## div_unit
module div_unit
(
    input  logic        clk,
    input  logic        rst,
    input  logic        issue,           
    input  logic [2:0]  funct3,          
    input  logic [6:0]  opcode,
    input  logic [4:0]  rd,
    input  logic [5:0]  pd,
    input  logic [2:0]  rob_idx,
    input  logic [31:0] pc,
    input  logic [31:0] ps1_value,
    input  logic [31:0] ps2_value,
    output logic        ready,           
    input  logic        cdb_dequeue,     
    output logic        res_valid,
    output logic [4:0]  res_rd,
    output logic [5:0]  res_pd,
    output logic [2:0]  res_rob_idx,
    output logic [31:0] res_value,
    output logic [31:0] res_rs1_value,
    output logic [31:0] res_rs2_value,
    output logic [31:0] res_pc,
    output logic [31:0] res_pc_next,
    output logic [6:0]  res_opcode
);
rv32i_types::rs_to_div_t rs;
rv32i_types::cdb_entry_t res;
always_comb begin
    rs               = '0;
    rs.valid         = issue;
    rs.funct3        = funct3;
    rs.opcode        = opcode;
    rs.rd            = rd;
    rs.pd            = pd;
    rs.rob_entry_idx = rob_idx;
    rs.pc            = pc;
end
divider_exec div (
    .rs_to_div                  (rs),
    .ps1_value                  (ps1_value),
    .ps2_value                  (ps2_value),
    .clk                        (clk),
    .rst                        (rst),
    .cdb_arb_dequeue            (cdb_dequeue),
    .res_station_select_from_RS (issue),
    .div_queue_result           (res),
    .div_queue_is_full_to_CDB   (res_valid),
    .div_is_ready_to_RS         (ready)
);
  ...
Size: roughly 1700 cells after synthesis, roughly 310 I/O pins, roughly 17000 um^2 of cells after synthesis.
clock: 4.18 ns
lec_check: 0
cap_margin: 40
core_margin: 2
core_utilization: 70
cts_cluster_size: 37
gpl_timing_driven: 1
hold_slack_margin: -0.09
place_density: 0.8
setup_slack_margin: -0.35
slew_margin: 20
tns_end_percent: 55
run.sh (not shown) runs the stock make flow with config.mk's settings and CLKGATE_MAP_FILE=.
The first run completed, yet does not pass: setup timing.
Change:
- ABC_AREA: not set -> 1
- CAP_MARGIN: 40 -> 20
- GPL_TIMING_DRIVEN: 1 -> not set
- HOLD_SLACK_MARGIN: -0.09 -> 0.29
- PLACE_DENSITY: 0.8 -> not set
- SETUP_SLACK_MARGIN: -0.35 -> 0.92
- TNS_END_PERCENT: 55 -> not set
- clock period: 4.18 -> 3.1 ns (I/O delays scaled with it)
=> The new run aborted during global routing (5_1_grt) on GRT-0116. Die area rises by 12%. Synthesized area rises by 12%. Synthesized cell count rises by 48%.
Change:
- ABC_AREA: 1 -> not set
- CTS_CLUSTER_SIZE: 37 -> not set
- HOLD_SLACK_MARGIN: 0.29 -> not set
- SETUP_SLACK_MARGIN: 0.92 -> not set
- clock period: 3.1 -> 3.92 ns (I/O delays scaled with it)
With this change the flow completed and failed the layout checks on setup timing. Synthesized area drops by roughly a tenth. Die area shrinks by roughly a tenth. Synthesized cell count shrinks by a quarter to a third.

Starting RTL as in the previous note.
Settings: LEC_CHECK=0, ABC_AREA=1, CAP_MARGIN=15, CELL_PAD_IN_SITES_DETAIL_PLACEMENT=0, CELL_PAD_IN_SITES_GLOBAL_PLACEMENT=3, CORE_MARGIN=6, CORE_UTILIZATION=70, CTS_CLUSTER_DIAMETER=363, CTS_CLUSTER_SIZE=23, GPL_ROUTABILITY_DRIVEN=1, GPL_TIMING_DRIVEN=1, HOLD_SLACK_MARGIN=-0.05, PLACE_DENSITY_LB_ADDON=0.02, SETUP_SLACK_MARGIN=0.71, SLEW_MARGIN=20, TNS_END_PERCENT=35; clock period 5.58 ns.
The first run died in global placement without I/O (3_1_place_gp_skip_io) with FLW-0024.
Then changed:
==> flow/config.mk (replaced) <==
export PLATFORM = sky130hd
export DESIGN_NAME = div_unit
export DESIGN_NICKNAME = div_unit
export VERILOG_FILES = /design/flow/design.v
export SDC_FILE = /design/flow/constraint.sdc
export NUM_CORES = 4
export LEC_CHECK = 0
export CAP_MARGIN = 40
export CORE_MARGIN = 2
export CORE_UTILIZATION = 70
export CTS_CLUSTER_DIAMETER = 43
export CTS_CLUSTER_SIZE = 31
export GPL_TIMING_DRIVEN = 1
export PLACE_DENSITY_LB_ADDON = 0.28
export SETUP_SLACK_MARGIN = -0.02
export SLEW_MARGIN = 20
export TNS_END_PERCENT = 55
==> flow/constraint.sdc (replaced) <==
create_clock -name core_clock -period 4.2 [get_ports {clk}]
set_input_delay 0.8400 -clock core_clock [delete_from_list [all_inputs] [get_ports {clk}]]
set_output_delay 0.8400 -clock core_clock [all_outputs]
set_load 0.01 [all_outputs]
With this change the flow produced a layout that fails on negative setup slack.
Die area drops by 18%.
Area after synthesis drops by 11%.
Synthesized cell count drops by 32%.
Then changed:
==> flow/config.mk (replaced) <==
export PLATFORM = sky130hd
export DESIGN_NAME = div_unit
export DESIGN_NICKNAME = div_unit
export VERILOG_FILES = /design/flow/design.v
export SDC_FILE = /design/flow/constraint.sdc
export NUM_CORES = 4
export LEC_CHECK = 0
export CAP_MARGIN = 20
export CORE_MARGIN = 2
export CORE_UTILIZATION = 67
export CTS_CLUSTER_SIZE = 37
export HOLD_SLACK_MARGIN = 0.29
export SLEW_MARGIN = 20
==> flow/constraint.sdc (replaced) <==
create_clock -name core_clock -period 3.72 [get_ports {clk}]
set_input_delay 0.7440 -clock core_clock [delete_from_list [all_inputs] [get_ports {clk}]]
set_output_delay 0.7440 -clock core_clock [all_outputs]
set_load 0.01 [all_outputs]
=> The new run completed, yet does not pass: negative setup slack; worst setup slack loses 0.26 ns; sequential power went up by roughly a tenth; power went up by a few percent; design area went up slightly; routed wire length went down by about a fifth; clock skew went down by 0.0063 ns; global-route usage went down by 6.4 points; worst hold slack gains 0.029 ns.
Then changed:
--- a/flow/config.mk
+++ b/flow/config.mk
@@ -10,3 +10,2 @@
-export CORE_UTILIZATION = 67
-export CTS_CLUSTER_SIZE = 37
-export HOLD_SLACK_MARGIN = 0.29
+export CORE_UTILIZATION = 40
+export PLACE_DENSITY = 0.6
==> flow/constraint.sdc (replaced) <==
create_clock -name core_clock -period 5.5 [get_ports {clk}]
set_input_delay 1.1000 -clock core_clock [delete_from_list [all_inputs] [get_ports {clk}]]
set_output_delay 1.1000 -clock core_clock [all_outputs]
set_load 0.01 [all_outputs]
=> Now the flow finished with timing, DRC and antenna clean. First-iteration DRC count decreases by 37%. Routed wire length falls by 5.4%. Cell count goes up by 4.0%. Total power goes down by 33%. Sequential power goes down by 31%.

Starting RTL as in the previous note.
make LEC_CHECK=0 ABC_AREA=1 CAP_MARGIN=0 CELL_PAD_IN_SITES_DETAIL_PLACEMENT=2 CORE_MARGIN=2 CORE_UTILIZATION=62 CTS_CLUSTER_DIAMETER=290 CTS_CLUSTER_SIZE=98 GPL_ROUTABILITY_DRIVEN=0 GPL_TIMING_DRIVEN=0 MAX_ROUTING_LAYER=met4 MIN_ROUTING_LAYER=met2 PLACE_DENSITY=0.68 SLEW_MARGIN=20 TNS_END_PERCENT=40 finish   # period 3.93 ns
The starting point died in 3_5_place_dp with DPL-0033.
Change:
Settings changed: ABC_AREA 1 to not set, CAP_MARGIN 0 to 20, CELL_PAD_IN_SITES_DETAIL_PLACEMENT 2 to not set, CORE_UTILIZATION 62 to 40, CTS_CLUSTER_DIAMETER 290 to not set, CTS_CLUSTER_SIZE 98 to not set, GPL_ROUTABILITY_DRIVEN 0 to not set, GPL_TIMING_DRIVEN 0 to not set, MAX_ROUTING_LAYER met4 to not set, MIN_ROUTING_LAYER met2 to not set, PLACE_DENSITY 0.68 to 0.6, TNS_END_PERCENT 40 to not set.
Clock period 3.93 ns to 5.38 ns, I/O delays scaled along.
With this change the flow completed without violations.
Die area increases by about 38%.
Synthesized area goes down by about 10%.
Synthesized cell count went down by 32%.
Change:
Settings changed: CAP_MARGIN 20 to 10, CORE_UTILIZATION 40 to 72, PLACE_DENSITY 0.6 to not set, SETUP_SLACK_MARGIN set to -0.36.
Clock period 5.38 ns to 3.59 ns, I/O delays scaled along.
Effect:
- Now the flow stopped in 5_1_grt on ODB-0269
- die area decreases by 44%
- synthesized cell count stays the same
- synthesized area does not change

Setup of harbor:
div_unit again, from the RTL that the note above started with.
==> flow/config.mk <==
export PLATFORM = sky130hd
export DESIGN_NAME = div_unit
export DESIGN_NICKNAME = div_unit
export VERILOG_FILES = /design/flow/design.v
export SDC_FILE = /design/flow/constraint.sdc
export NUM_CORES = 4
export LEC_CHECK = 0
export CAP_MARGIN = 40
export CORE_MARGIN = 2
export CORE_UTILIZATION = 70
export CTS_CLUSTER_SIZE = 37
export GPL_TIMING_DRIVEN = 1
export PLACE_DENSITY = 0.8
export SETUP_SLACK_MARGIN = 0.31
export SLEW_MARGIN = 20
export TNS_END_PERCENT = 55
==> flow/constraint.sdc <==
create_clock -name core_clock -period 4.88 [get_ports {clk}]
set_input_delay 0.9760 -clock core_clock [delete_from_list [all_inputs] [get_ports {clk}]]
set_output_delay 0.9760 -clock core_clock [all_outputs]
set_load 0.01 [all_outputs]
harbor: complete, dirty (setup timing)
The following lists how violet was set up differently from harbor:
Settings: changing CAP_MARGIN from 40 to 20; changing CORE_UTILIZATION from 70 to 64; removing GPL_TIMING_DRIVEN (formerly 1); removing CTS_CLUSTER_SIZE (formerly 37); removing TNS_END_PERCENT (formerly 55); removing SETUP_SLACK_MARGIN (formerly 0.31); removing PLACE_DENSITY (formerly 0.8); changing the clock period (ns, I/O delays scaled along) from 4.88 to 3.72.
## What came out
Cmp harbor and violet / routed length per instance / higher: harbor. [compare] base=harbor new=violet: detailed-routing iteration count for the pre-antenna-repair pass has decreased, peak fanout along the critical path down 1, worst hold slack went up, count of buffers not belonging to the clock network in the layout higher, number of setup violations in the final report went up. Nothing crashed in violet and all stages finished; the problem is that the final layout failed, the offending checks being setup timing. The sequential power share reported for violet is smaller than that of harbor by 2.4 points. Relative to harbor, the routed wire length measured on violet has decreased slightly. violet vs harbor: count of cells resized by post-cts repair up by more than 100%. Looking at clock network power share, violet sits 1.2 points higher than harbor does.
The following lists how juniper was set up differently from violet:
Settings: putting ABC_AREA at 0 where nothing was set; swapping 64 for 70 in CORE_UTILIZATION; putting CTS_CLUSTER_SIZE at 36 where nothing was set; putting CTS_CLUSTER_DIAMETER at 201 where nothing was set; putting SETUP_SLACK_MARGIN at 0.94 where nothing was set; putting HOLD_SLACK_MARGIN at -0.08 where nothing was set; swapping 3.72 for 3.23 in the clock period (ns, I/O delays scaled along).
The higher total of cells resized after clock tree synthesis of violet and juniper is in juniper.
juniper: it failed during global routing, and the tool reported GRT-0116.
juniper -> violet: area fraction in compound gates after synthesis flat
In juniper the setup slack at placement turned out 0.48 ns lower than in violet.
Of juniper and violet, it is juniper that has the higher HPWL after detailed placement.
Floorplan net count: violet vs juniper identical
Power and IR drop assume default switching activity.
